File: config.mk
export PLATFORM = sky130hd
export DESIGN_NAME = convolver
export DESIGN_NICKNAME = convolver
export VERILOG_FILES = /design/flow/design.v
export SDC_FILE = /design/flow/constraint.sdc
export NUM_CORES = 4
export LEC_CHECK = 0
export CAP_MARGIN = 20
export CORE_MARGIN = 2
export CORE_UTILIZATION = 67
export SLEW_MARGIN = 20
File: run.sh
#!/bin/bash
# the make line also repeats each setting of config.mk as NAME=value (left out here)
make -C /OpenROAD-flow-scripts/flow DESIGN_CONFIG=/design/flow/config.mk WORK_HOME=/design/flow/orfs CLKGATE_MAP_FILE= finish
File: constraint.sdc
create_clock -name core_clock -period 5.39 [get_ports {clk}]
set_input_delay 1.0780 -clock core_clock [delete_from_list [all_inputs] [get_ports {clk}]]
set_output_delay 1.0780 -clock core_clock [all_outputs]
set_load 0.01 [all_outputs]
File: design.v
module mac #(
	parameter N = 16,  
	parameter Q = 12  
	)(
	input logic clk, sclr, ce,
	input logic [N-1:0] a_i, b_i, 
	input logic [N*2-1:0] c_i,
	output logic [N*2-1:0] r_o
	);
	always_ff @(posedge clk or posedge sclr) begin
		if (sclr) r_o <= 'd0;
		else if (ce) begin
				r_o <= (a_i * b_i + c_i);  
			end
	end
endmodule
module variable_shift_register #(parameter WIDTH = 8, parameter SIZE = 3)(
	input logic clk, rst, ce,
	input logic [WIDTH-1:0] data_i,
	output logic [WIDTH-1:0] data_o
	);
	logic [WIDTH-1:0] sh_r [SIZE-1:0];  
	generate 
	genvar i;
	for (i = 0; i < SIZE; i = i + 1) begin : for_loop
		always_ff @(posedge clk or posedge rst) begin
			if (rst) sh_r[i] <= 'd0; 
			else begin
				if (ce) begin
					if (i == 'd0) sh_r[i] <= data_i;
					else sh_r[i] <= sh_r[i - 1];
				end
			end
		end
	end : for_loop
	endgenerate
	assign data_o = sh_r[SIZE - 1];
endmodule
`timescale 1ns / 1ps
module convolver #(
	parameter n = 8'h0a,	 
	parameter k = 8'h03,  
	parameter s = 1,  
	parameter BL = 16,  
	parameter Q = 12  
	)(
	input logic clk,
	input logic rst,
	input logic ce,
	input logic [BL-1:0] activation,
	input logic [(k*k)*BL-1:0] weight1,
	output logic [31:0] conv_op,
	output logic valid_conv,
	output logic end_conv
	);
	logic [31:0] count1;  
	logic [31:0] count2;  
	logic [31:0] count3;  
	logic [31:0] row_count;  
	logic en1, en2, en3;  
	logic [BL-1:0] weight [0:k*k-1];
	generate
		genvar j;
		for (j = 0; j < k*k; j = j + 1) begin : for_loop
			assign weight[j][BL-1:0] = weight1[BL*j +: BL];
		end : for_loop
	endgenerate
	logic [BL*2-1:0] tmp [k*k+1:0];
	assign tmp[0] = 32'h00000000;
	generate
	genvar i;
	for (i = 0; i < k*k; i = i + 1) begin : for_loop1
		if ((i+1) % k == 0) begin 					 
			if (i == k*k - 1) begin 				 
				mac #(.N(BL), .Q(Q)) MAC0(
					.clk(clk),
					.sclr(rst),
					.ce(ce),
					.a_i(activation),
					.b_i(weight[i]),
					.c_i(tmp[i]),
					.r_o(conv_op)
				);
			end
			else begin
				logic [BL*2-1:0] tmp2;
				mac #(.N(BL), .Q(Q)) MAC1(
					.clk(clk),
					.sclr(rst),
					.ce(ce),
					.a_i(activation),
					.b_i(weight[i]),
					.c_i(tmp[i]),
					.r_o(tmp2)
				);
				variable_shift_register #(.WIDTH(BL*2), .SIZE(n-k)) SR(
					.clk(clk),
					.rst(rst),
					.ce(ce),
					.data_i(tmp2),
					.data_o(tmp[i+1])
					);
			end
		end
		else begin
			mac #(.N(BL), .Q(Q)) MAC2(
					.clk(clk),
					.sclr(rst),
					.ce(ce),
					.a_i(activation),
					.b_i(weight[i]),
					.c_i(tmp[i]),
					.r_o(tmp[i+1])
				);
		end
	end : for_loop1
	endgenerate
	always_ff @(posedge clk) begin
		if (rst) begin
			count1 <= 0;
			count2 <= 0;
			count3 <= 0;
			row_count <= 0;
			en1 <= 0;
			en2 <= 1;
			en3 <= 0;
		end
		else if (ce) begin
		if (ce) begin
			if (count1 == (k-1)*n + k - 1) begin  
				count1 <= count1 + 1'b1;
				en1 <= 1'b1;
			end
			else count1 <= count1 + 1'b1;
		end
		if (en1 && en2) begin
			if (count2 == n - k) begin
				count2 <= 0;
				en2 <= 0;
				row_count <= row_count + 1'b1;
			end
			else count2 <= count2 + 1'b1;
		end
		if(~en2) begin
			if(count3 == k-2) begin
				count3<=0;
				en2 <= 1'b1;
			end
		else
			count3 <= count3 + 1'b1;
		end
		if((((count2 + 1) % s == 0) && (row_count % s == 0))
			||(count3 == k-2)&&(row_count % s == 0)
			||(count1 == (k-1)*n+k-1))
		begin                                                                                                                        
			en3 <= 1;                                                                                                                             
		end
		else 
			en3 <= 0;
		end
	end
	assign end_conv = (count1>= n*n+2) ? 1'b1 : 1'b0;
	assign valid_conv = (en1&&en2&&en3);
endmodule
==> results of run 1 <==
==> final cells by class <==
class                      instances  area [um^2]  share of cell area, %
antenna                           24        60.06                0.04214
clock buffer                     123         2570                  1.803
clock inverter                    45        713.2                 0.5004
inverter                        2932        11020                  7.729
multi-input combinational       7894        86330                  60.57
sequential                       835        20400                  14.31
tap                             2233         2794                  1.960
timing repair buffer            1899        18650                  13.09
==> metrics by stage <==
step                instances   TNS, ps
finish                  15990   -142590
global placement        15460   -341770
floorplan               12210  -4640950
global route            15970   -171730
detailed placement      15460   -356760
CTS                     15870   -120820
==> what timing repair did <==
item                       CTS  global route
gates cloned                40            12
setup endpoints to repair  202           207
setup buffers              217            99
gates resized              940           481
pin swaps                  490           485
==> metal layers <==
layer / GRT usage, % / vias up / part of all wire [%]
met1: 48.37 / 45670 / 36
met3: 7.521 / 1384 / 8.3
met4: 25.09 / 4 / 7.8
met5: 0 / - / 0.0078
li1: - / 39480 / -
met2: 66.32 / 4065 / 48
==> run notes, run 1 <==
Physical implementation.

- The final timing summary puts the cycle share of the worst path at 120.8%.
- With fillers left out, the area of the finished cells amounts to 142500 um^2.
- The floorplan utilization is 67.32%.
- Per the gpl log, the routability congestion estimate is 0.9909.
- The top flip-flop cell by instance count after synthesis is sky130_fd_sc_hd__dfrtp_1.
- Looking at hold timing, the worst path starts from for_loop1[2].genblk1.genblk1.SR.sh_r[5][6].
- The number of nets with antenna violations after detailed routing is 0.
- Entering global routing, the biggest net connects 195 pins.
- The total routed wirelength is 347500 um.
- The depth of the worst hold-timing path is 2.
- The overall die size recorded for this design is 175300 um^2.
- The final report gives the core utilization as 83.27%.
- The routed layout has 90.60k vias.
- The synthesized design spends more area on one cell type than any other, namely sky130_fd_sc_hd__fa_1.
- The number of global-route vias before repair is 98.77k.
- By area, the combinational part of the netlist is dominated by adder cells.
- Setup repair after global routing could not meet its margin everywhere.
- The fraction of the mapped netlist area in adder cells is 44.43%.
- The worst setup path endpoint is for_loop1[6].genblk1.MAC2.r_o[31].
- The async set-or-reset flop fraction in the synthesized netlist is 88.14%.
- For flop-to-flop paths, the worst setup slack is 350 ps.
- In this run the mean area of a mapped cell was 9.436 um^2.
- The DRC violation total left in the routed layout is recorded as 0.
- The number of input and output port buffers inserted is 196.
- Fill cells in the final layout number 9927.
- The root buffer cell is sky130_fd_sc_hd__clkbuf_16.
- According to the report, the first pass of detailed routing completed in 9 iterations.
- Synthesis produced a netlist whose cell count is 12.21k.
- For this run, the number of Yosys warnings is 8.
- The cell with the most instances after synthesis is sky130_fd_sc_hd__inv_1.
- The tool flagged a number of max-cap violations equal to 0.
- The slowest cell on the critical path is sky130_fd_sc_hd__fa_2.
- Summed over all routing layers, the global router reports a total usage of 39.99%.
- The cell count in the Yosys report is 12.21k.
- The number of antenna violations at the first check in global routing came to 26.
- The pre-CTS setup check shows a worst slack of -2284 ps.
- The number of cells traversed by the worst register-to-register path is 18.
- The hold violation count in the final report is 0.
- On the final layout, the worst clock skew is 43.61 ps.
- The worst max-slew margin expressed relative to the limit is 27.82%.
- Data on the critical path is required at its endpoint by 6000 ps.
- In this run the worst path has a maximum fanout of 6.
- Per the run report, area growth between synthesis and finish was 23.70%.
- TritonCTS built the clock tree.
- The critical path launch point is activation[6].
- Counting along the longest clock path gives a buffer depth of 3.
- The fraction of the mapped netlist area in compound gates is 4.888%.
- The flow ran to the end, but the layout failed its checks.
- Recorded from the global router log, the overflow total was 0.
- The number of hold-repair buffers added at the cts stage is 0.
- The wire length of the first global-routing pass is 538800 um.
- In this run, distinct cell masters in the synthesized netlist total 87.
- The share of the synthesized area in the top cell type is 34.65%.
- The final-stage net count is 16.71k.
- The clock transition at the register clock pins on the worst setup and hold paths after CTS is 60 ps.
- Counting the buffers created by CTS gives 93.
- The number of buffer and inverter instances along the worst setup path is 9.
- For this design the top-level I/O count stands at 197.
- Detailed placement ended at an HPWL of 252800 um.
- The launch point of the worst register-to-register path is recorded as for_loop1[1].genblk1.MAC2.r_o[9].
- The stage logs contain a warning count of 65.
- The minimum setup slack in the final design is -1120 ps.
- The number of rows in the core area is 152.
- The synthesized netlist devotes 13.62% of its cell area to simple gates.
- The slew at the pin with the worst max-slew slack is 1083 ps.
- The path type of the worst min-delay path is flop to flop.
- The sequential element share of the synthesized area is 17.70%.
- The kind of cell adding the most delay to the critical path is adder cells.
- Hold is met by 479.2 ps.
- The post-synthesis sequential element count is 835.
- The startpoint kind of the worst setup timing path is an input port.
- The placement-stage cell area is 130700 um^2.
- The routed design shows a wire length per standard cell of 21.74 um.
- Setup violations remaining at the end of the flow were counted as 200.
- The area of the core region is 171200 um^2.
- The die is 418.7 um tall.
- The chip area line in the Yosys stat output reads 115200 um^2.
- The number of gates on the worst path with buffers counted is 26.
- The post-route minimum period is 6510 ps.
- The final max-slew violation count recorded for this run is 0.
- The endpoint arrival time on the critical path is 7120 ps.
- The critical path is of the input port to flop type.
- The CTS H-tree depth is 3.
- The violated checks flagged are setup timing.
- The width of the chip is 418.7 um.
- The number of flops mapped to enable cells by yosys is 0.
- The number of clock sinks came to 835.
- Counting stages on the worst path, the most repeated cell is sky130_fd_sc_hd__fa_1.
- Timing would allow up to 153.6 MHz.
- The number of nets in the synthesized netlist is 15.27k.
- The worst setup path is captured at a flop.
- The combined area of all synthesized cells is 115200 um^2.
- For the worst reg-to-reg path, the endpoint reported by OpenROAD is for_loop1[2].genblk1.genblk1.MAC1.r_o[28].
- The multiplexer share of the synthesized area is 5.591%.
- In the routed layout, each cell is associated on average with a via count of 5.668.
- Detailed-route iteration 0 reported a violation count of 6660.
- The largest stage delay on the critical path is 570 ps.
- Of the total synthesized cell area, the portion taken by XOR and XNOR cells is 2.394%.
- STA shows the worst min-delay path finishing at for_loop1[2].genblk1.genblk1.SR.sh_r[6][6].
- Counting instances in the post-synthesis netlist gives the leading cell types as sky130_fd_sc_hd__inv_1, sky130_fd_sc_hd__fa_1, sky130_fd_sc_hd__nand2_1.
- The clock latency reported for the late side of the worst-skew pair is 780 ps.
- Ranked by total cell area, the synthesized netlist is headed by sky130_fd_sc_hd__fa_1, sky130_fd_sc_hd__dfrtp_1, sky130_fd_sc_hd__ha_1.
==> run 2: changes to the inputs <==
- ABC_AREA: default -> 1
- CORE_MARGIN: 2 -> 9
- CORE_UTILIZATION: 67 -> 40
- clock period: 5.39 -> 8.0 ns (I/O delays scaled with it)
==> run notes, run 2 <==
Physical implementation.

- The flow ran to the end and the layout has no timing, DRC or antenna violations.
- The post-synthesis simple-gate area fraction is 21.47%.
- By area, the combinational part of the netlist is dominated by adder cells.
- The post-synthesis sequential element count is 835.
- The maximum number of pins on one net before global-route repair is 259.
- For reference, the placement row count at floorplan is 205.
- The worst-case setup slack after placement is 301.5 ps.
- The area of the core region is 311900 um^2.
- The number of vias per cell after detailed routing is 4.692.
- Setup slack on the critical path of the routed design comes to 1000 ps.
- The worst setup path is of the input port to flop kind.
- The post-route DRC violation count is 0.
- The residual overflow from global routing is 0.
- The die outline area is 334000 um^2.
- The worst max-slew margin expressed relative to the limit is 19.29%.
- The final-layout setup total negative slack is 0 ps.
- The fmax is 142.9 MHz.
- The worst setup path endpoint is for_loop1[4].genblk1.MAC2.r_o[30].
- The end point of the most critical hold path is en3.
- Across all layers, the routed design uses 100.5k vias.
- The count of nets left with antenna violations once routing finished came out at 0.
- The number of OpenROAD warnings is 52.
- The number of gates on the worst path with buffers counted is 23.
- For the worst flop-to-flop path, the logic depth is 18.
- The report puts the hold buffer count at CTS at 0.
- The final number of setup-violating endpoints is 0.
- The largest driver fanout on the critical path is 16.
- The endpoint class of the critical path is a flop.
- Clock-pin slew was measured on the worst setup and hold paths at 60 ps.
- Looking at the reg2reg group, the worst path ends at for_loop1[7].genblk1.MAC2.r_o[15].
- After synthesis the cells add up to 125400 um^2.
- The number of global-route vias before repair is 101.9k.
- The final core area utilization is 43.82%.
- The total of cells resized after clock tree synthesis is 0.
- At the pin with the least slew margin, the transition time is 1211 ps.
- According to the I/O placement log, the pin count is 197.
- The final-stage net count is 20.23k.
- The number of nets in the synthesized netlist is 20.32k.
- Setup repair after global routing left no endpoint under its margin.
- The buffer count from post-CTS setup fixing is 0.
- Per the detailed placement report, the placed cell area equals 133100 um^2.
- In this run, the synthesized area fraction spent on AND-OR/OR-AND gates is recorded as 3.164%.
- The CTS tree is built.
- TritonCTS created 101 clock buffers.
- The setup slack of the worst register-to-register path is 3380 ps.
- The congestion estimate from routability-driven global placement came to 0.9303.
- The clock latency reported for the late side of the worst-skew pair is 800 ps.
- Looking at the clock tree report, the root buffer type is sky130_fd_sc_hd__clkbuf_16.
- The total routed wirelength is 367500 um.
- The startpoint kind of the worst setup timing path is an input port.
- The critical path launch point is weight1[70].
- The synthesized netlist was found by Yosys to have 17.26k cells.
- The number of max-cap violations is 0.
- Note that the worst hold path type here is flop to flop.
- The kind of cell adding the most delay to the critical path is adder cells.
- According to the floorplan report, the die width is 578.0 um.
- Hold-check failures listed in the final report amount to 0.
- For the finished layout, the period the worst path requires is 7000 ps.
- The distinct cell type count after synthesis is 43.
- The report gives the cell count of the worst hold path as 2.
- The floorplan step records an initial core utilization of 40.21%.
- The area recorded from the Yosys report for this design is 125400 um^2.
- Measured along the y axis, the die boundary spans 578.0 um.
- For reference, the final report shows the max-slew violation count at 0.
- The number of buffer and inverter instances along the worst setup path is 6.
- The number of DRC markers after the initial detailed-route iteration is 7155.
- The first detailed-routing pass took 8 iterations.
- Summing all multiplexer cells gives an area fraction of 0%.
- The async set-or-reset flop fraction in the synthesized netlist is 88.14%.
- The number of flops mapped to enable cells by yosys is 0.
- The biggest area contributor in the post-synthesis netlist is sky130_fd_sc_hd__fa_1.
- The CTS H-tree depth is 3.
- The wire length of the first global-routing pass is 586100 um.
- The top flip-flop cell by instance count after synthesis is sky130_fd_sc_hd__dfrtp_1.
- For this run the detailed placement stage logged an HPWL of 299400 um.
- Of the synthesized area, sequential elements account for 16.27%.
- The number of sinks driven by the clock tree is 835.
- The worst register-to-register path begins at for_loop1[6].genblk1.MAC2.r_o[13].
- Per the run report, area growth between synthesis and finish was 8.970%.
- The hold path startpoint is en3.
- Fill cells in the final layout number 32.14k.
- The number of warnings reported in the yosys synthesis log is 8.
- The count of mapped cells out of synthesis is 17.26k.
- The final timing report lists clock skew as 85.69 ps.
- Per STA, the worst path is made up of clkdlybuf4s50_1 -> nand2_1 -> inv_1 -> fa_1 -> inv_1 -> fa_1 -> fa_1 -> inv_1 -> fa_1 -> fa_1 -> inv_1 -> fa_1 -> inv_1 -> ha_1 -> nand2_1 -> nor2_1 -> nand3_1 -> nand3b_1 -> nand2_1 -> nand2_1 -> nand2_1 -> nand3_1 -> nand2_1.
- The share of the synthesized area in the top cell type is 31.83%.
- Of the total synthesized cell area, the portion taken by XOR and XNOR cells is 0.6844%.
- The maximum buffer depth of the clock tree is 3.
- After synthesis, the most frequently instantiated cells are sky130_fd_sc_hd__nand2_1, sky130_fd_sc_hd__inv_1, sky130_fd_sc_hd__fa_1.
- The endpoint arrival time on the critical path is 7640 ps.
- The cell with the most instances after synthesis is sky130_fd_sc_hd__nand2_1.
- Global routing consumed, over all layers together, 22.16% of the routing resources.
- The slowest stage of the critical path is the sky130_fd_sc_hd__clkdlybuf4s50_1 cell.
- The average cell area after synthesis is 7.265 um^2.
- The number of antenna violations at the first check in global routing is 33.
- The per-cell routed wire length is 17.16 um.
- In this run, the synthesized area fraction spent on adder and majority cells is recorded as 40.82%.
- The cell area after layout is 136700 um^2.
- The post-route clock period utilization is 87.50%.
- The largest stage delay on the critical path is 960 ps.
- By area the synthesized netlist is led by sky130_fd_sc_hd__fa_1, sky130_fd_sc_hd__nand2_1, sky130_fd_sc_hd__inv_1.
- The buffer_ports step reported a buffer count of 196.
- The required time at the worst-slack endpoint is 8640 ps.
==> run 2: per-stage QoR <==
| stage | hold WS, ps | instances |
|---|---|---|
| final | 460.1 | 21410 |
| after global routing | 482.5 | 21410 |
| after CTS | 461.6 | 21400 |
| after detailed placement | 453.1 | 21210 |
| after global placement | 448.8 | 21210 |
| after floorplan | 436.2 | 17260 |
==> run 2: routing by layer <==
layer | global-route usage [%] | part of all wire [%] | vias to the layer above
met5 | 0.1578 | 0.072 | -
met4 | 4.838 | 2.3 | 32
met3 | 3.094 | 6.0 | 438
met2 | 35.00 | 44 | 2573
met1 | 32.37 | 47 | 48860
li1 | - | - | 48580
==> run 2: cell type report <==
cell class                 count  area, um^2  area share (%)
clock buffer                 141        2899           2.121
timing repair buffer         536        5285           3.867
clock inverter                49       664.4          0.4861
antenna                       14       35.03         0.02563
inverter                    5126       19260           14.09
sequential                   835       20400           14.93
tap                         4140        5180           3.790
multi-input combinational  10570       82950           60.69
==> run 3: changes to the inputs <==
- CAP_MARGIN: 20 -> 10
- CELL_PAD_IN_SITES_DETAIL_PLACEMENT: default -> 2
- CELL_PAD_IN_SITES_GLOBAL_PLACEMENT: default -> 1
- CORE_ASPECT_RATIO: default -> 0.91
- CORE_UTILIZATION: 40 -> 45
- CTS_CLUSTER_DIAMETER: default -> 397
- GPL_ROUTABILITY_DRIVEN: default -> 0
- HOLD_SLACK_MARGIN: default -> 0.02
- MIN_ROUTING_LAYER: default -> met1
- clock period: 8.0 -> 8.55 ns (I/O delays scaled with it)
==> run notes, run 3 <==
Flow results.

- The sequential element share of the synthesized area is 16.27%.
- The number of warnings reported in the yosys synthesis log is 8.
- By count the netlist is led by sky130_fd_sc_hd__nand2_1, sky130_fd_sc_hd__inv_1, sky130_fd_sc_hd__fa_1.
- Counting flops and latches in the post-synthesis netlist gives 835.
- When the netlist entered floorplanning its net count stood at 20.32k.
- Yosys mapped a number of flops with a built-in enable equal to 0.
- In this run, the synthesized area fraction spent on xor and xnor cells is recorded as 0.6844%.
- Pin placement for this block handled 197 I/O pins.
- The prevailing logic family in the synthesized netlist is adder cells.
- After Yosys synthesis, and, or, nand and nor cells account for 21.47% of the synthesized area.
- The horizontal die dimension reported for this design is 571.4 um.
- The average cell area after synthesis is 7.265 um^2.
- The most frequently used library cell after synthesis is sky130_fd_sc_hd__nand2_1.
- Summed over its instances, the top area cell type makes up 31.83% of the synthesized netlist area.
- Measured along the y axis, the die boundary spans 521.6 um.
- The async set-or-reset flop fraction in the synthesized netlist is 88.14%.
- Post-synth the commonest register cell is sky130_fd_sc_hd__dfrtp_1.
- The fraction of the mapped netlist area in compound gates is 3.164%.
- Ranked by total cell area, the synthesized netlist is headed by sky130_fd_sc_hd__fa_1, sky130_fd_sc_hd__nand2_1, sky130_fd_sc_hd__inv_1.
- The area of the synthesized netlist per yosys stat is 125400 um^2.
- Per the placement log, port buffering inserted 196 buffers.
- Row generation in the floorplan step produced 184 rows.
- The combined area of all synthesized cells is 125400 um^2.
- The fraction of the mapped netlist area in adder cells is 40.82%.
- The flow did not finish.
- Of all cell types, the one taking the most synthesized area is sky130_fd_sc_hd__fa_1.
- In this run, distinct cell masters in the synthesized netlist total 43.
- Per the OpenROAD floorplan log, the area of the die is 298100 um^2.
- The count of mapped cells out of synthesis is 17.26k.
- The number of cells reported by Yosys stat comes to 17.26k.
- The stage at which the flow ended is clock tree synthesis.
- The floorplan utilization is 45.32%.
- The multiplexer share of the synthesized area is 0%.
- The area of the core region is 276700 um^2.
- The tool reported: "[ERROR DPL-0033] detailed placement checks failed during check placement".
- In the placement report, post-DP HPWL is listed as 449000 um.
## run 3: metrics by stage
| stage | hold slack, ps | cell area [um^2] | setup slack [ps] | std cells |
|---|---|---|---|---|
| floorplan | 436.2 | 125400 | 1508 | 17260 |
| detailed placement | 456.1 | 131900 | 127.0 | 20720 |
| global placement | 453.2 | 131900 | 431.3 | 20720 |
==> run 4: changes to the inputs <==
- ABC_AREA: 1 -> default
- CAP_MARGIN: 10 -> 20
- CELL_PAD_IN_SITES_DETAIL_PLACEMENT: 2 -> 1
- CELL_PAD_IN_SITES_GLOBAL_PLACEMENT: 1 -> default
- CORE_ASPECT_RATIO: 0.91 -> 1.53
- CORE_MARGIN: 9 -> 7
- CORE_UTILIZATION: 45 -> 55
- CTS_CLUSTER_DIAMETER: 397 -> 391
- GPL_ROUTABILITY_DRIVEN: 0 -> default
- HOLD_SLACK_MARGIN: 0.02 -> default
- MAX_ROUTING_LAYER: default -> met4
- MIN_ROUTING_LAYER: met1 -> default
- SETUP_SLACK_MARGIN: default -> 2.11
- TNS_END_PERCENT: default -> 70
- clock period: 8.55 -> 12.8 ns (I/O delays scaled with it)
==> run notes, run 4 <==
Physical implementation.

- The flow ran to the end and the layout has no timing, DRC or antenna violations.
- For flop-to-flop paths, the worst setup slack is 7040 ps.
- The hold path startpoint is for_loop1[2].genblk1.genblk1.SR.sh_r[5][7].
- The share of the synthesized area in the top cell type is 34.65%.
- Per the OpenROAD floorplan log, the area of the die is 222800 um^2.
- The wire length of the first global-routing pass is 527300 um.
- The total area of sequential cells is 20400 um^2.
- The cell with the most instances after synthesis is sky130_fd_sc_hd__inv_1.
- Looking at the cell usage after synthesis, the top flip-flop cell is sky130_fd_sc_hd__dfrtp_1.
- The placer congestion estimate is 0.8841.
- Yosys attributes the largest share of cell area to sky130_fd_sc_hd__fa_1, sky130_fd_sc_hd__dfrtp_1, sky130_fd_sc_hd__ha_1.
- In this run the critical path is formed by buf_6 -> buf_4 -> and2_1 -> fa_1 -> inv_1 -> fa_1 -> fa_1 -> inv_1 -> fa_1 -> fa_1 -> inv_1 -> fa_1 -> inv_1 -> ha_1 -> nor3_1 -> o21ai_0 -> a21oi_1 -> a31oi_1 -> a41oi_1 -> o311ai_1 -> a31oi_1 -> xnor2_1 -> mux2_2.
- The number of warnings reported in the yosys synthesis log is 8.
- The most critical min-delay path falls under flop to flop.
- The CTS tree is built.
- Global routing used 30.69% of the available tracks.
- The slew at the pin with the worst max-slew slack is 1161 ps.
- The number of global-route vias before repair is 97.79k.
- The residual overflow from global routing is 0.
- The number of gates on the worst path with buffers counted is 23.
- The root buffer cell is sky130_fd_sc_hd__clkbuf_16.
- In this run, synthesis inferred 0 flip-flops with an integrated enable.
- For reference, the placement row count at floorplan is 207.
- STA puts the critical path data required time at 13410 ps.
- The width of the chip is 384.0 um.
- The final max-slew violation count recorded for this run is 0.
- The distinct cell type count after synthesis is 87.
- For this design the top-level I/O count stands at 197.
- In this run the number of H-tree levels came out at 3.
- The combined area of all synthesized cells is 115200 um^2.
- The number of hold-repair buffers added at the cts stage is 0.
- The prevailing logic family in the synthesized netlist is adder cells.
- The startpoint kind of the worst setup timing path is an input port.
- The area of the core region is 208000 um^2.
- The worst setup path is captured at a flop.
- The kind of cell adding the most delay to the critical path is adder cells.
- The total of cells resized after clock tree synthesis is 0.
- The detailed router put a total of 121700 um of wire on met1.
- The xor and xnor fraction of the mapped netlist area is 2.394%.
- The post-synthesis simple-gate area fraction is 13.62%.
- On the final layout, the worst clock skew is 39.45 ps.
- The floorplan utilization is 55.40%.
- Synthesis handed over a netlist of 12.21k instances.
- The met3 wire length is 14110 um.
- Per the run report, area growth between synthesis and finish was 6.311%.
- The most prevalent standard cell on the critical path is sky130_fd_sc_hd__fa_1.
- The type of the worst setup path is input port to flop.
- The topmost layer with routed signal wires is met4.
- In the synthesized netlist, the cells that appear most often are sky130_fd_sc_hd__inv_1, sky130_fd_sc_hd__fa_1, sky130_fd_sc_hd__nand2_1.
- After filler insertion, the fill cell instance count of the layout stands at 23.47k.
- STA lists the startpoint of the worst register-to-register path as for_loop1[5].genblk1.genblk1.SR.sh_r[6][9].
- In the hold timing report, the worst path depth is 2.
- The average cell area after synthesis is 9.436 um^2.
- The number of iterations in the first detailed-routing pass is 5.
- The final number of setup-violating endpoints is 0.
- Once placement completed, the tool counted placed cells totaling 14.63k.
- The max-slew check reports its worst relative slack as 22.61%.
- Per the Yosys statistics, synthesis produced 12.21k cells.
- The multiplexer share of the synthesized area is 5.591%.
- The number of nets with antenna violations after detailed routing is 0.
- The post-route DRC violation count is 0.
- The async set-or-reset flop fraction in the synthesized netlist is 88.14%.
- The sequential element share of the synthesized area is 17.70%.
- The number of buffers and inverters on the critical path is 6.
- Per the post-synthesis report, the nets total 15.27k.
- Per the synth log, the flip-flop and latch total comes to 835.
- The clock transition at the register clock pins on the worst setup and hold paths after CTS is 60 ps.
- The post-route minimum period is 9449 ps.
- The maximum number of pins on one net before global-route repair is 216.
- The number of warnings reported in the stage logs is 44.
- According to the floorplan report, the die height is 580.1 um.
- The clock passes through at most 3 buffers.
- Hold analysis lists the worst path endpoint as for_loop1[2].genblk1.genblk1.SR.sh_r[6][7].
- The library cell with the largest summed area after synthesis is sky130_fd_sc_hd__fa_1.
- The script logs the ratio of routed vias to standard cells as 5.528.
- The worst setup path endpoint is for_loop1[1].genblk1.MAC2.r_o[31].
- The post-route clock period utilization is 73.82%.
- The number of buffers created by CTS is 94.
- The number of max-cap violations is 0.
- The vias after detailed routing is 82.07k.
- The number of cells traversed by the worst register-to-register path is 18.
- The number of sinks driven by the clock tree is 835.
- The hold violation count in the final report is 0.
- The wire length recorded after detailed routing is 325800 um.
- The launch point of the critical path was reported as activation[8].
- Summed over all nets, wire length on met2 after detailed routing comes to 174200 um.
- For this design, the slowest cell found on the critical path is sky130_fd_sc_hd__buf_4.
- Summing all multi-input logic gate instances after layout gives 81720 um^2.
- Looking at the critical path, the highest net fanout was 63.
- The area of the synthesized netlist per yosys stat is 115200 um^2.
- The clock latency reported for the late side of the worst-skew pair is 770 ps.
- The number of antenna violations at the first check in global routing came to 47.
- The data arrival time reported for the critical path is 10060 ps.
- Setup repair after global routing left no endpoint under its margin.
- In this run, the number of DRC markers left after iteration 0 of detailed routing was 3202.
- The finished layout holds 14.85k standard cells, fillers aside.
- The final-stage net count is 15.07k.
- The per-cell routed wire length is 21.95 um.
- The total half-perimeter wirelength after legalization and detailed placement is 249100 um.
- The number of input and output port buffers inserted is 196.
- The endpoint identified for the worst register-to-register timing path is for_loop1[6].genblk1.MAC2.r_o[28].
- Looking at the post-CTS report, the setup buffer insertion count equals 0.
- The fraction of the mapped netlist area in adder cells is 44.43%.
- In this build the clock could be raised as far as 105.8 MHz.
- The timing report gives the biggest stage delay along the critical path as 690 ps.
- The fraction of the mapped netlist area in compound gates is 4.888%.
==> run 4: area by class of cell <==
| type | count | area share, % |
|---|---|---|
| clock buffer | 119 | 2.103 |
| multi-input combinational | 7894 | 66.72 |
| timing repair buffer | 256 | 2.147 |
| tap | 2717 | 2.775 |
| sequential | 835 | 16.65 |
| clock inverter | 53 | 0.5383 |
| antenna | 39 | 0.07967 |
| inverter | 2932 | 8.988 |
==> run 4: routing by layer <==
metal,up-vias,track usage [%]
met1,43300,33.68
li1,36140,-
met4,0,13.18
met2,1800,55.77
met5,-,-
met3,827,4.001
==> run 4: through the flow <==
step | worst slack, ps | setup TNS [ps] | cell area, um^2 | hold slack [ps] | utilization [%]
global route | 3118 | 0 | 122500 | 492.8 | 58.89
global placement | 2655 | 0 | 119100 | 443.5 | 57.28
detailed placement | 2538 | 0 | 119100 | 468.1 | 57.28
finish | 3351 | 0 | 122500 | 471.5 | 58.90
floorplan | -1301 | -39530 | 115200 | 427.8 | -
CTS | 3362 | 0 | 122400 | 477.6 | 58.84
==> run 5: changes to the inputs <==
- CELL_PAD_IN_SITES_DETAIL_PLACEMENT: 1 -> default
- CORE_ASPECT_RATIO: 1.53 -> default
- CORE_MARGIN: 7 -> 2
- CORE_UTILIZATION: 55 -> 40
- CTS_CLUSTER_DIAMETER: 391 -> 398
- MAX_ROUTING_LAYER: met4 -> default
- SETUP_SLACK_MARGIN: 2.11 -> 0.26
- TNS_END_PERCENT: 70 -> default
- clock period: 12.8 -> 7.26 ns (I/O delays scaled with it)
==> run notes, run 5 <==
Physical implementation.

- The xor and xnor fraction of the mapped netlist area is 2.394%.
- The last timing report of the flow puts the setup violation total at 0.
- Per the post-run analysis, buffers plus inverters along the critical path come to 9.
- The report puts the hold buffer count at CTS at 0.
- The number of OpenROAD warnings is 49.
- Entering global routing, the biggest net connects 186 pins.
- The largest stage delay on the critical path is 550 ps.
- The max-slew violation count is 0.
- sky130_fd_sc_hd__fa_1 takes more of the synthesized area than any other cell.
- The fmax is 143.9 MHz.
- The worst hold slack is 449.5 ps.
- The number of flops mapped to enable cells by yosys is 0.
- Per the STA report, the cell with the highest stage delay on the worst path is sky130_fd_sc_hd__fa_1.
- The number of input and output port buffers inserted is 196.
- After Yosys synthesis, full adders, half adders and majority gates account for 44.43% of the synthesized area.
- The number of antenna violations at the first check in global routing came to 33.
- The most frequently used library cell after synthesis is sky130_fd_sc_hd__inv_1.
- Wires add up to 306400 um.
- The required time at the worst-slack endpoint is 7840 ps.
- STA lists the endpoint of the worst register-to-register path as for_loop1[2].genblk1.genblk1.MAC1.r_o[30].
- The top flip-flop cell by instance count after synthesis is sky130_fd_sc_hd__dfrtp_1.
- The number of warnings reported in the yosys synthesis log is 8.
- The CTS tree is built.
- The worst max-slew margin expressed relative to the limit is 31.79%.
- The detailed placer reported the number of placed instances as 16.87k.
- The wire-length estimate of the detail-placed layout is 247200 um.
- After synthesis, the share of cell area in mux cells is 5.591%.
- The count of pins on the block boundary is 197.
- The per-cell routed wire length is 17.88 um.
- The chip occupies 292400 um^2.
- The kind of cell with the highest combined delay along the critical path is adder cells.
- The type recorded for the worst min-delay path is flop to flop.
- Counting flops with an async set or reset pin after synthesis yields a share of 88.14%.
- The endpoint class of the critical path is a flop.
- The final core area utilization is 47.60%.
- The number of gates on the worst path with buffers counted is 26.
- The fraction of the mapped netlist area in compound gates is 4.888%.
- Across the routed clock network, the largest skew measured is 57.09 ps.
- The run finished with no timing, DRC or antenna violations.
- Per the synthesis report, the simple-gate share of the synthesized area is 13.62%.
- Per the detail_route report, vias per standard cell equal 4.823.
- The number of fill cells is 27.10k.
- By count the netlist is led by sky130_fd_sc_hd__inv_1, sky130_fd_sc_hd__fa_1, sky130_fd_sc_hd__nand2_1.
- The maximum buffer depth of the clock tree is 3.
- The origin of the critical flop-to-flop path is for_loop1[1].genblk1.MAC2.r_o[9].
- In this run the cell area of the synthesized design comes to 115200 um^2.
- The floorplan utilization is 40.09%.
- The number of max-cap violations is 0.
- The height of the chip is 540.7 um.
- Yosys attributes the largest share of cell area to sky130_fd_sc_hd__fa_1, sky130_fd_sc_hd__dfrtp_1, sky130_fd_sc_hd__ha_1.
- The number of cells traversed by the worst register-to-register path is 18.
- The wire length of the first global-routing pass is 490400 um.
- The worst path in the final design needs a cycle of 6947 ps, including I/O delays and setup.
- The sequential element share of the synthesized area is 17.70%.
- The final timing summary puts the cycle share of the worst path at 95.69%.
- The share of the synthesized area in the top cell type is 34.65%.
- The number of global-route vias before repair is 87.90k.
- The netlist uses 87 different library cells.
- Compared with the post-synthesis result, the final layout area differs by 18.74%.
- Summing all multi-input logic gate instances after layout gives 82950 um^2.
- The largest driver fanout on the critical path is 14.
- Looking at the hold checks, the worst path lands on for_loop1[5].genblk1.genblk1.SR.sh_r[1][1].
- Per the final timing report, the hold violations number 0.
- After detailed routing, the number of remaining DRC violations is 0.
- The core region is 287400 um^2.
- The count of placed standard cells in the final layout, fillers left out is 17.13k.
- The cell sitting at the root of the clock tree is a sky130_fd_sc_hd__clkbuf_16.
- The worst setup path is launched from an input port.
- By area, the combinational part of the netlist is dominated by adder cells.
- The residual overflow from global routing is 0.
- The number of nets with antenna violations after detailed routing is 0.
- The clock latency reported for the late side of the worst-skew pair is 740 ps.
- The stat command in Yosys gives a chip area of 115200 um^2.
- For flop-to-flop paths, the worst setup slack is 2170 ps.
- Per the OpenROAD floorplan log, the width of the die is 540.7 um.
- The slew at the pin with the worst max-slew slack is 1023 ps.
- The placer congestion estimate is 0.8923.
- The critical path is of the input port to flop type.
- Setup repair after global routing could not meet its margin everywhere.
- The iteration count recorded for the first detailed-route pass is 6.
- The number of buffers created by CTS is 102.
- The startpoint identified for the worst hold timing path is for_loop1[5].genblk1.genblk1.SR.sh_r[0][1].
- According to the timing report, the critical path is launched from activation[5].
- Data arrives at the worst endpoint at 7530 ps.
- According to the finish report, the design has a final net count of 16.31k.
- The total routing resource utilization after global routing is 21.18%.
- The synthesized design contains 835 register bits.
- The tree built by TritonCTS fans out to 835 sinks.
- The number of nets handed over by synthesis was 15.27k.
- Counting instances, the worst hold path has a depth of 1.
- The number of DRC markers after the initial detailed-route iteration is 4552.
- The count of mapped cells out of synthesis is 12.21k.
- The clock transition at the register clock pins on the worst setup and hold paths after CTS is 70 ps.
- The worst setup path endpoint is for_loop1[8].genblk1.genblk1.MAC0.r_o[29].
- The average cell area after synthesis is 9.436 um^2.
- In this run the core area contains 197 standard-cell rows.
- The CTS H-tree depth is 3.
- The cell count in the Yosys report is 12.21k.
- The final route contains 82.62k vias.
- The total area of sequential cells is 20400 um^2.
==> run 5: stage by stage <==
stage | worst slack (ps) | instance area (um^2) | TNS, ps
finish | 312.6 | 136800 | 0
global route | 171.1 | 136800 | 0
CTS | 214.6 | 134900 | 0
detailed placement | -839.1 | 131200 | -55960
global placement | -703.6 | 131200 | -51270
floorplan | -5733 | 116000 | -3337460
==> run 5: metal layers <==
metal	track usage (%)	part of all wire, %	up-vias
met2	35.88	48	1754
met3	2.608	4.6	453
met1	28.52	44	41710
met5	0	0.047	-
li1	-	-	38690
met4	5.848	3.1	22
==> run 5: what timing repair did <==
| action | in CTS | in global routing |
|---|---|---|
| resized | 35 | 280 |
| setup endpoints to repair | 37 | 94 |
| gates cloned | 0 | 7 |
| endpoints found under the hold margin | 0 | 0 |
| buffers inserted | 10 | 44 |
| pin swaps | 13 | 160 |
==> run 5: layout make-up <==
| cell class | count | share of cell area (%) |
|---|---|---|
| diodes | 13 | 0.02378 |
| clock buffers | 130 | 2.031 |
| clock inverters | 58 | 0.5844 |
| inverters | 2932 | 8.048 |
| multi-input cells | 7894 | 60.63 |
| flip-flops and latches | 835 | 14.91 |
| well taps | 3781 | 3.458 |
| repair buffers | 1488 | 10.31 |
==> run 6: changes to the inputs <==
- CORE_UTILIZATION: 40 -> 72
- CTS_CLUSTER_DIAMETER: 398 -> default
- PLACE_DENSITY: default -> 0.92
- SETUP_SLACK_MARGIN: 0.26 -> default
- clock period: 7.26 -> 6.45 ns (I/O delays scaled with it)
==> run notes, run 6 <==
Flow results.

- Overall routing resource usage recorded by global route was 83.61%.
- For reference, XOR and XNOR gates occupy 2.394% of the area reported after synthesis.
- The number of warnings reported in the yosys synthesis log is 8.
- The flow did not finish.
- Before placement the cells fill 72.67% of the core.
- The share of the synthesized area in the top cell type is 34.65%.
- The total half-perimeter wirelength after legalization and detailed placement is 271900 um.
- The placer congestion estimate is 0.9932.
- The number of flops mapped to enable cells by yosys is 0.
- The cell count in the Yosys report is 12.21k.
- The async set-or-reset flop fraction in the synthesized netlist is 88.14%.
- After synthesis, the cell types taking the most area are sky130_fd_sc_hd__fa_1, sky130_fd_sc_hd__dfrtp_1, sky130_fd_sc_hd__ha_1.
- The library cell with the largest summed area after synthesis is sky130_fd_sc_hd__fa_1.
- The top flip-flop cell by instance count after synthesis is sky130_fd_sc_hd__dfrtp_1.
- The distinct cell type count after synthesis is 87.
- The cell-mix breakdown from Yosys lists the adder-cell area share as 44.43%.
- The residual overflow from global routing is 809.
- Each instance of the synthesized netlist takes up on average 9.436 um^2.
- In this run the tool buffered the top-level ports with 196 buffer cells.
- According to the logs, the last stage reached was global routing.
- No sink is reached through more buffers than the 3 on the longest clock path.
- The prevailing logic family in the synthesized netlist is adder cells.
- In this run, CTS created clock tree buffers numbering 95.
- The worst-case setup slack after placement is -1384 ps.
- The die covers 163200 um^2.
- Per Yosys stat, the portion of area used by sequential elements is 17.70%.
- The count of mapped cells out of synthesis is 12.21k.
- The area of the core region is 158600 um^2.
- In this run the vertical extent of the chip is 404.0 um.
- The tool reported: "[ERROR GRT-0116] Global routing finished with congestion. Check the congestion regions in the DRC Viewer".
- The post-synthesis simple-gate area fraction is 13.62%.
- The post-synthesis sequential element count is 835.
- Looking at the clock tree report, the H-tree level count equals 3.
- Yosys reports that the most numerous cell types are sky130_fd_sc_hd__inv_1, sky130_fd_sc_hd__fa_1, sky130_fd_sc_hd__nand2_1.
- The width of the chip is 404.0 um.
- The number of sinks driven by the clock tree is 835.
- In this run the clock root is driven by a sky130_fd_sc_hd__clkbuf_16.
- The cell area that synthesis handed to floorplanning was 115200 um^2.
- The area recorded from the Yosys report for this design is 115200 um^2.
- The count of pins on the block boundary is 197.
- Looking at the gate-level netlist, the highest instance count belongs to sky130_fd_sc_hd__inv_1.
- After Yosys synthesis, AND-OR and OR-AND compound gates account for 4.888% of the synthesized area.
- The number of rows in the core area is 146.
- The net count of the mapped netlist is 15.27k.
- Of the post-synthesis cell area, the part taken by muxes is 5.591%.
==> run 6: routing by layer <==
layer,GRT overflow,global-route usage [%]
met5,6,64.14
met4,310,83.03
met3,84,78.19
met2,360,93.39
met1,49,80.48
==> run 6: stage by stage <==
step / cell area (um^2) / hold slack (ps) / std cells
2_1_floorplan: 117300 / 427.8 / 12210
3_5_place_dp: 129600 / 463.3 / 15210
3_3_place_gp: 129600 / 443.3 / 15210
4_1_cts: 139200 / 484.4 / 15670
==> run 6: repair_timing <==
item | in CTS
setup buffers | 260
pin swaps | 490
endpoints found under the hold margin | 0
setup endpoints to repair | 147
gates cloned | 34
hold buffers | 0
gates resized | 1003
==> run 7: changes to the inputs <==
- CAP_MARGIN: 20 -> 15
- PLACE_DENSITY: 0.92 -> default
- clock period: 6.45 -> 6.21 ns (I/O delays scaled with it)
==> run notes, run 7 <==
Physical implementation.

- The required time at the worst-slack endpoint is 6870 ps.
- The post-route clock skew is 63.19 ps.
- Hold-check failures listed in the final report amount to 0.
- Leaving out filler cells and counting taps, the final layout contains 15.84k.
- By count the netlist is led by sky130_fd_sc_hd__inv_1, sky130_fd_sc_hd__fa_1, sky130_fd_sc_hd__nand2_1.
- The critical path launch point is weight1[92].
- The share of the synthesized area in the top cell type is 34.65%.
- Max-cap violations in this run came to 0.
- STA classifies the critical path endpoint as a flop.
- The transition time recorded at the tightest slew-check pin is 1133 ps.
- Once detail routing completed, the nets flagged for antenna violations numbered 0.
- The count of pins on the block boundary is 197.
- Walking the critical path from launch to capture passes 22 cell instances.
- For the finished layout, the period the worst path requires is 7620 ps.
- The per-cell routed wire length is 24.63 um.
- The timing report shows the most common cell along the critical path to be sky130_fd_sc_hd__fa_1.
- The width of the chip is 404.0 um.
- The total routed wirelength is 390000 um.
- The CTS tree is built.
- Per Yosys stat, the portion of area used by sequential elements is 17.70%.
- The floorplan step records an initial core utilization of 72.67%.
- Setup repair after global routing could not meet its margin everywhere.
- The main area contributors are sky130_fd_sc_hd__fa_1, sky130_fd_sc_hd__dfrtp_1, sky130_fd_sc_hd__ha_1.
- The fmax is 131.2 MHz.
- The residual overflow from global routing is 0.
- Looking at the setup timing report, the critical path kind is input port to flop.
- The library cell with the largest summed area after synthesis is sky130_fd_sc_hd__fa_1.
- The largest driver fanout on the critical path is 14.
- The tool warning count for the run is 62.
- The post-synthesis sequential element count is 835.
- The die outline area is 163200 um^2.
- The worst register-to-register path ends at for_loop1[5].genblk1.genblk1.MAC1.r_o[26].
- The final-layout setup total negative slack is -50820 ps.
- According to the report, the first pass of detailed routing completed in 9 iterations.
- Including well taps, the total number of placed cells is 15.25k.
- The startpoint kind of the worst setup timing path is an input port.
- The number of buffer and inverter instances along the worst setup path is 7.
- The number of rows in the core area is 146.
- The endpoint arrival time on the critical path is 8280 ps.
- The vias after detailed routing is 96.34k.
- The run finished, with violations left.
- The number of vias per cell after detailed routing is 6.084.
- The hold path startpoint is en3.
- The cell count in the Yosys report is 12.21k.
- After synthesis, the mean cell area works out to 9.436 um^2.
- The number of antenna violations at the first check in global routing is 32.
- Per the log, the first TritonRoute iteration ended with a DRC count of 9473.
- Per the synthesis report, the adder-cell share of the synthesized area is 44.43%.
- The clock latency reported for the late side of the worst-skew pair is 760 ps.
- For this run, the leading register cell type out of synthesis is sky130_fd_sc_hd__dfrtp_1.
- The count of mapped cells out of synthesis is 12.21k.
- The fraction of met1 tracks used by global routing is 52.14%.
- The minimum setup slack in the final design is -1410 ps.
- The setup slack of the worst register-to-register path is 730 ps.
- Detailed placement ended at an HPWL of 246100 um.
- The multiplexer share of the synthesized area is 5.591%.
- The cell with the most instances after synthesis is sky130_fd_sc_hd__inv_1.
- The path type of the worst min-delay path is flop to flop.
- The reasons given for failing layout checks are setup timing.
- Global routing consumed, on the met3 layer, 11.25% of the routing resources.
- Between the synthesized netlist and the finished layout, the area growth was recorded as 23.41%.
- The clock transition at the register clock pins on the worst setup and hold paths after CTS is 70 ps.
- Cells fill 89.68% of the core in the end.
- According to the floorplan report, the placeable core area is 158600 um^2.
- The placement summary gives the final routability congestion estimate as 0.9752.
- The worst max-slew margin expressed relative to the limit is 24.46%.
- The height of the chip is 404.0 um.
- The area of the synthesized netlist per yosys stat is 115200 um^2.
- Input and output buffers added on the ports amount to 196.
- Listed in order, past its start point the critical path passes clkdlybuf4s50_1 -> buf_12 -> buf_4 -> nand2_1 -> fa_1 -> inv_1 -> fa_1 -> fa_1 -> fa_2 -> fa_1 -> inv_1 -> fa_1 -> inv_1 -> ha_4 -> a21o_1 -> a21o_1 -> a21oi_4 -> o21a_1 -> o31a_1 -> buf_4 -> xnor2_1 -> mux2_2.
- Per the STA report, the cell with the highest stage delay on the worst path is sky130_fd_sc_hd__fa_1.
- Yosys reported that registers with async set or reset make up 88.14%.
- The capture point of the critical path was reported as for_loop1[5].genblk1.genblk1.MAC1.r_o[26].
- The worst hold slack is 473.7 ps.
- Max-slew check failures listed in the final report amount to 0.
- Routing resource usage on met2 recorded by global route was 73.41%.
- The synthesized netlist occupies a cell area of 115200 um^2.
- Of the total synthesized cell area, the portion taken by AND-OR and OR-AND cells is 4.888%.
- The placement-stage cell area is 129900 um^2.
- The largest stage delay on the critical path is 640 ps.
- The synthesized design contains 0 enable-type register cells.
- In the hold timing report, the worst path depth is 2.
- The tree is rooted in a sky130_fd_sc_hd__clkbuf_16.
- The final report gives the standard cell area, fillers excluded, as 142200 um^2.
- In this run, distinct cell masters in the synthesized netlist total 87.
- Synthesis produced a netlist with a net count of 15.27k.
- The final-stage net count is 16.70k.
- Global routing used 44.69% of the available tracks across all layers.
- Per the GRT log, the top usage layer is met2.
- Per the CTS log, the maximum H-tree level is 3.
- The end point of the most critical hold path is en3.
- Summing the areas of all xor and xnor instances in the mapped netlist gives 2.394% of the synthesized area.
- Warnings reported by Yosys during synthesis add up to 8.
- Broken down by cell family, the worst path's largest delay share belongs to adder cells.
- Entering global routing, the biggest net connects 198 pins.
- According to the CTS report, the clock sink count is 835.
- The synthesis run identifies the leading combinational cell family as adder cells.
- The number of buffers created by CTS is 93.
- Looking at the reg2reg group, the worst path starts from for_loop1[4].genblk1.MAC2.r_o[9].
- The post-route clock period utilization is 122.7%.
- The maximum buffer depth of the clock tree is 3.
- The final number of setup-violating endpoints is 145.
- The post-synthesis simple-gate area fraction is 13.62%.
- The number of global-route vias before repair is 104.4k.
- The worst register-to-register path has a depth of 17.
- The post-route DRC violation count is 0.
- The first global-routing pass estimated 561400 um of wire.
==> run 7: repair_timing <==
action / CTS / global route
endpoints found under the setup margin: 160 / 164
hold buffers: 0 / 0
pin swaps: 451 / 348
setup buffers: 251 / 99
cloned: 40 / 10
resized: 1018 / 413
==> run 7: metal layers <==
layer / vias to the layer above / wire, um / part of all wire [%]
met4: 14 / 37490 / 9.6
met5: - / 100 / 0.026
met2: 6702 / 179400 / 46
met1: 47390 / 125900 / 32
met3: 2758 / 47050 / 12
li1: 39480 / - / -
==> run 7: final cells by class <==
class / count / area, um^2
repair buffers: 1890 / 18610
flip-flops and latches: 835 / 20400
well taps: 2072 / 2592
clock inverters: 46 / 691.9
clock buffers: 128 / 2651
multi-input cells: 7894 / 86140
inverters: 2932 / 11010
diodes: 38 / 95.09
fillers: 6723 / 16370
==> run 7: stage by stage <==
step | setup WS (ps)
after floorplan | -6573
after global placement | -1529
after detailed placement | -1532
after CTS | -423.6
after global routing | -1234
final | -1410
==> run 8: changes to the inputs <==
- ABC_AREA: default -> 1
- CAP_MARGIN: 15 -> 20
- CELL_PAD_IN_SITES_DETAIL_PLACEMENT: default -> 2
- CORE_MARGIN: 2 -> 9
- CORE_UTILIZATION: 72 -> 45
- CTS_CLUSTER_DIAMETER: default -> 397
- GPL_ROUTABILITY_DRIVEN: default -> 0
- HOLD_SLACK_MARGIN: default -> 0.02
- MIN_ROUTING_LAYER: default -> met2
- SLEW_MARGIN: 20 -> 30
- clock period: 6.21 -> 8.41 ns (I/O delays scaled with it)
==> run notes, run 8 <==
Flow results.

- The flow did not finish.
- The stage where the run came to a stop is detailed placement.
- The tool reported: "[ERROR DPL-0033] detailed placement checks failed during check placement".
- Input and output buffers added on the ports amount to 196.
- Of the synthesized area, sequential elements account for 16.27%.
- The share of the synthesized area in the top cell type is 31.83%.
- The average cell area after synthesis is 7.265 um^2.
- The cell-mix breakdown from Yosys lists the adder-cell area share as 40.82%.
- The post-synthesis simple-gate area fraction is 21.47%.
- The area of the synthesized netlist per yosys stat is 125400 um^2.
- The count of pins on the block boundary is 197.
- Grouping non-sequential cells by family puts the most area in adder cells.
- In this run, synthesis inferred 0 flip-flops with an integrated enable.
- Post-synth the commonest register cell is sky130_fd_sc_hd__dfrtp_1.
- Counting flops and latches in the post-synthesis netlist gives 835.
- The width of the chip is 545.9 um.
- The combined area of all synthesized cells is 125400 um^2.
- The number of rows in the core area is 193.
- Ranked by total cell area, the synthesized netlist is headed by sky130_fd_sc_hd__fa_1, sky130_fd_sc_hd__nand2_1, sky130_fd_sc_hd__inv_1.
- The die outline area is 298000 um^2.
- The floorplan step records an initial core utilization of 45.28%.
- The number of warnings reported in the yosys synthesis log is 8.
- The net count of the mapped netlist is 20.32k.
- The count of mapped cells out of synthesis is 17.26k.
- The synthesis report gives the async set-or-reset register share as 88.14%.
- The library cell with the largest summed area after synthesis is sky130_fd_sc_hd__fa_1.
- The cell with the most instances after synthesis is sky130_fd_sc_hd__nand2_1.
- The multiplexer share of the synthesized area is 0%.
- The cell count in the Yosys report is 17.26k.
- Synthesis instantiated 43 different standard cells from the library.
- Per the synthesis report, the AND-OR/OR-AND share of the synthesized area is 3.164%.
- The height of the chip is 545.9 um.
- For reference, XOR and XNOR gates occupy 0.6844% of the area reported after synthesis.
- The core region is 277000 um^2.
- By count the netlist is led by sky130_fd_sc_hd__nand2_1, sky130_fd_sc_hd__inv_1, sky130_fd_sc_hd__fa_1.
## run 8: per-stage QoR
stage          hold WS [ps]  setup WS [ps]  instance area (um^2)  cells
3_3_place_gp          447.1          408.3                131700  20680
2_1_floorplan         436.2           1396                125400  17260
==> run 9: changes to the inputs <==
- ABC_AREA: 1 -> default
- CELL_PAD_IN_SITES_DETAIL_PLACEMENT: 2 -> default
- CELL_PAD_IN_SITES_GLOBAL_PLACEMENT: default -> 1
- CORE_MARGIN: 9 -> 2
- CORE_UTILIZATION: 45 -> 47
- CTS_CLUSTER_DIAMETER: 397 -> default
- GPL_TIMING_DRIVEN: default -> 0
- HOLD_SLACK_MARGIN: 0.02 -> default
- MAX_ROUTING_LAYER: default -> met5
- PLACE_DENSITY_LB_ADDON: default -> 0.02
- SETUP_SLACK_MARGIN: default -> -0.07
- SLEW_MARGIN: 30 -> 20
- clock period: 8.41 -> 7.51 ns (I/O delays scaled with it)
==> run notes, run 9 <==
Flow results.

- The placement-stage cell area is 124200 um^2.
- The average cell area after synthesis is 9.436 um^2.
- At the floorplan stage, the core utilization is reported as 47.33%.
- The maximum buffer depth of the clock tree is 3.
- The multiplexer share of the synthesized area is 5.591%.
- The cell with the most instances after synthesis is sky130_fd_sc_hd__inv_1.
- The distinct cell type count after synthesis is 87.
- The count of mapped cells out of synthesis is 12.21k.
- The number of flops mapped to enable cells by yosys is 0.
- In the global route stage, overall resource usage came out at 60.22%.
- For reference, simple AND, OR, NAND and NOR cells occupy 13.62% of the area reported after synthesis.
- The cell-mix breakdown from Yosys lists the adder-cell area share as 44.43%.
- The detailed placer reported the number of placed instances as 15.71k.
- The async set-or-reset flop fraction in the synthesized netlist is 88.14%.
- Of the synthesized area, sequential elements account for 17.70%.
- The die covers 249100 um^2.
- The number of input and output port buffers inserted is 179.
- The count of pins on the block boundary is 197.
- According to the logs, the last stage reached was global routing.
- Looking at area per cell type in the netlist, the leader is sky130_fd_sc_hd__fa_1.
- The xor and xnor fraction of the mapped netlist area is 2.394%.
- At floorplan, the net count of the design was reported as 15.27k.
- Per the OpenROAD floorplan log, the area of the core is 243500 um^2.
- The fraction of the mapped netlist area in compound gates is 4.888%.
- The floorplan has 181 rows.
- The tree built by TritonCTS fans out to 835 sinks.
- The area of the synthesized netlist per yosys stat is 115200 um^2.
- Per the synth stats, the flop cell with the highest instance count is sky130_fd_sc_hd__dfrtp_1.
- The first error in the log reads "[ERROR GRT-0116] Global routing finished with congestion. Check the congestion regions in the DRC Viewer".
- The mapped netlist covers 115200 um^2.
- Measured along the x axis, the die boundary spans 499.1 um.
- The Yosys step of the flow raised 8 warnings.
- The total half-perimeter wirelength after legalization and detailed placement is 381300 um.
- The prevailing logic family in the synthesized netlist is adder cells.
- The root buffer cell is sky130_fd_sc_hd__clkbuf_16.
- The share of synthesized area in the top cell type comes to 34.65%.
- By count the netlist is led by sky130_fd_sc_hd__inv_1, sky130_fd_sc_hd__fa_1, sky130_fd_sc_hd__nand2_1.
- The run stopped with a tool error.
- CTS built an H-tree with a depth of 3.
- The cell count in the Yosys report is 12.21k.
- The residual overflow from global routing is 1.
- The height of the chip is 499.1 um.
- CTS added clock buffers totalling 102.
- The post-synthesis sequential element count is 835.
- In the post-synthesis netlist, the biggest area contributors are sky130_fd_sc_hd__fa_1, sky130_fd_sc_hd__dfrtp_1, sky130_fd_sc_hd__ha_1.
run 9: per-stage QoR:
step	utilization (%)	setup WS, ps
floorplan	-	-5533
global placement	49.82	-11850
detailed placement	51.02	-2544
CTS	52.78	-153.3
run 9: what timing repair did:
| item | CTS |
|---|---|
| setup endpoints to repair | 148 |
| gates resized | 387 |
| endpoints found under the hold margin | 0 |
| pin swaps | 5 |
| setup buffers | 2 |
| hold buffers | 0 |
run 9: routing by layer:
metal | GRT overflow | global-route usage, %
met4 | 0 | 35.87
met1 | - | -
met3 | 1 | 73.02
met5 | 0 | 43.66
met2 | 0 | 63.28
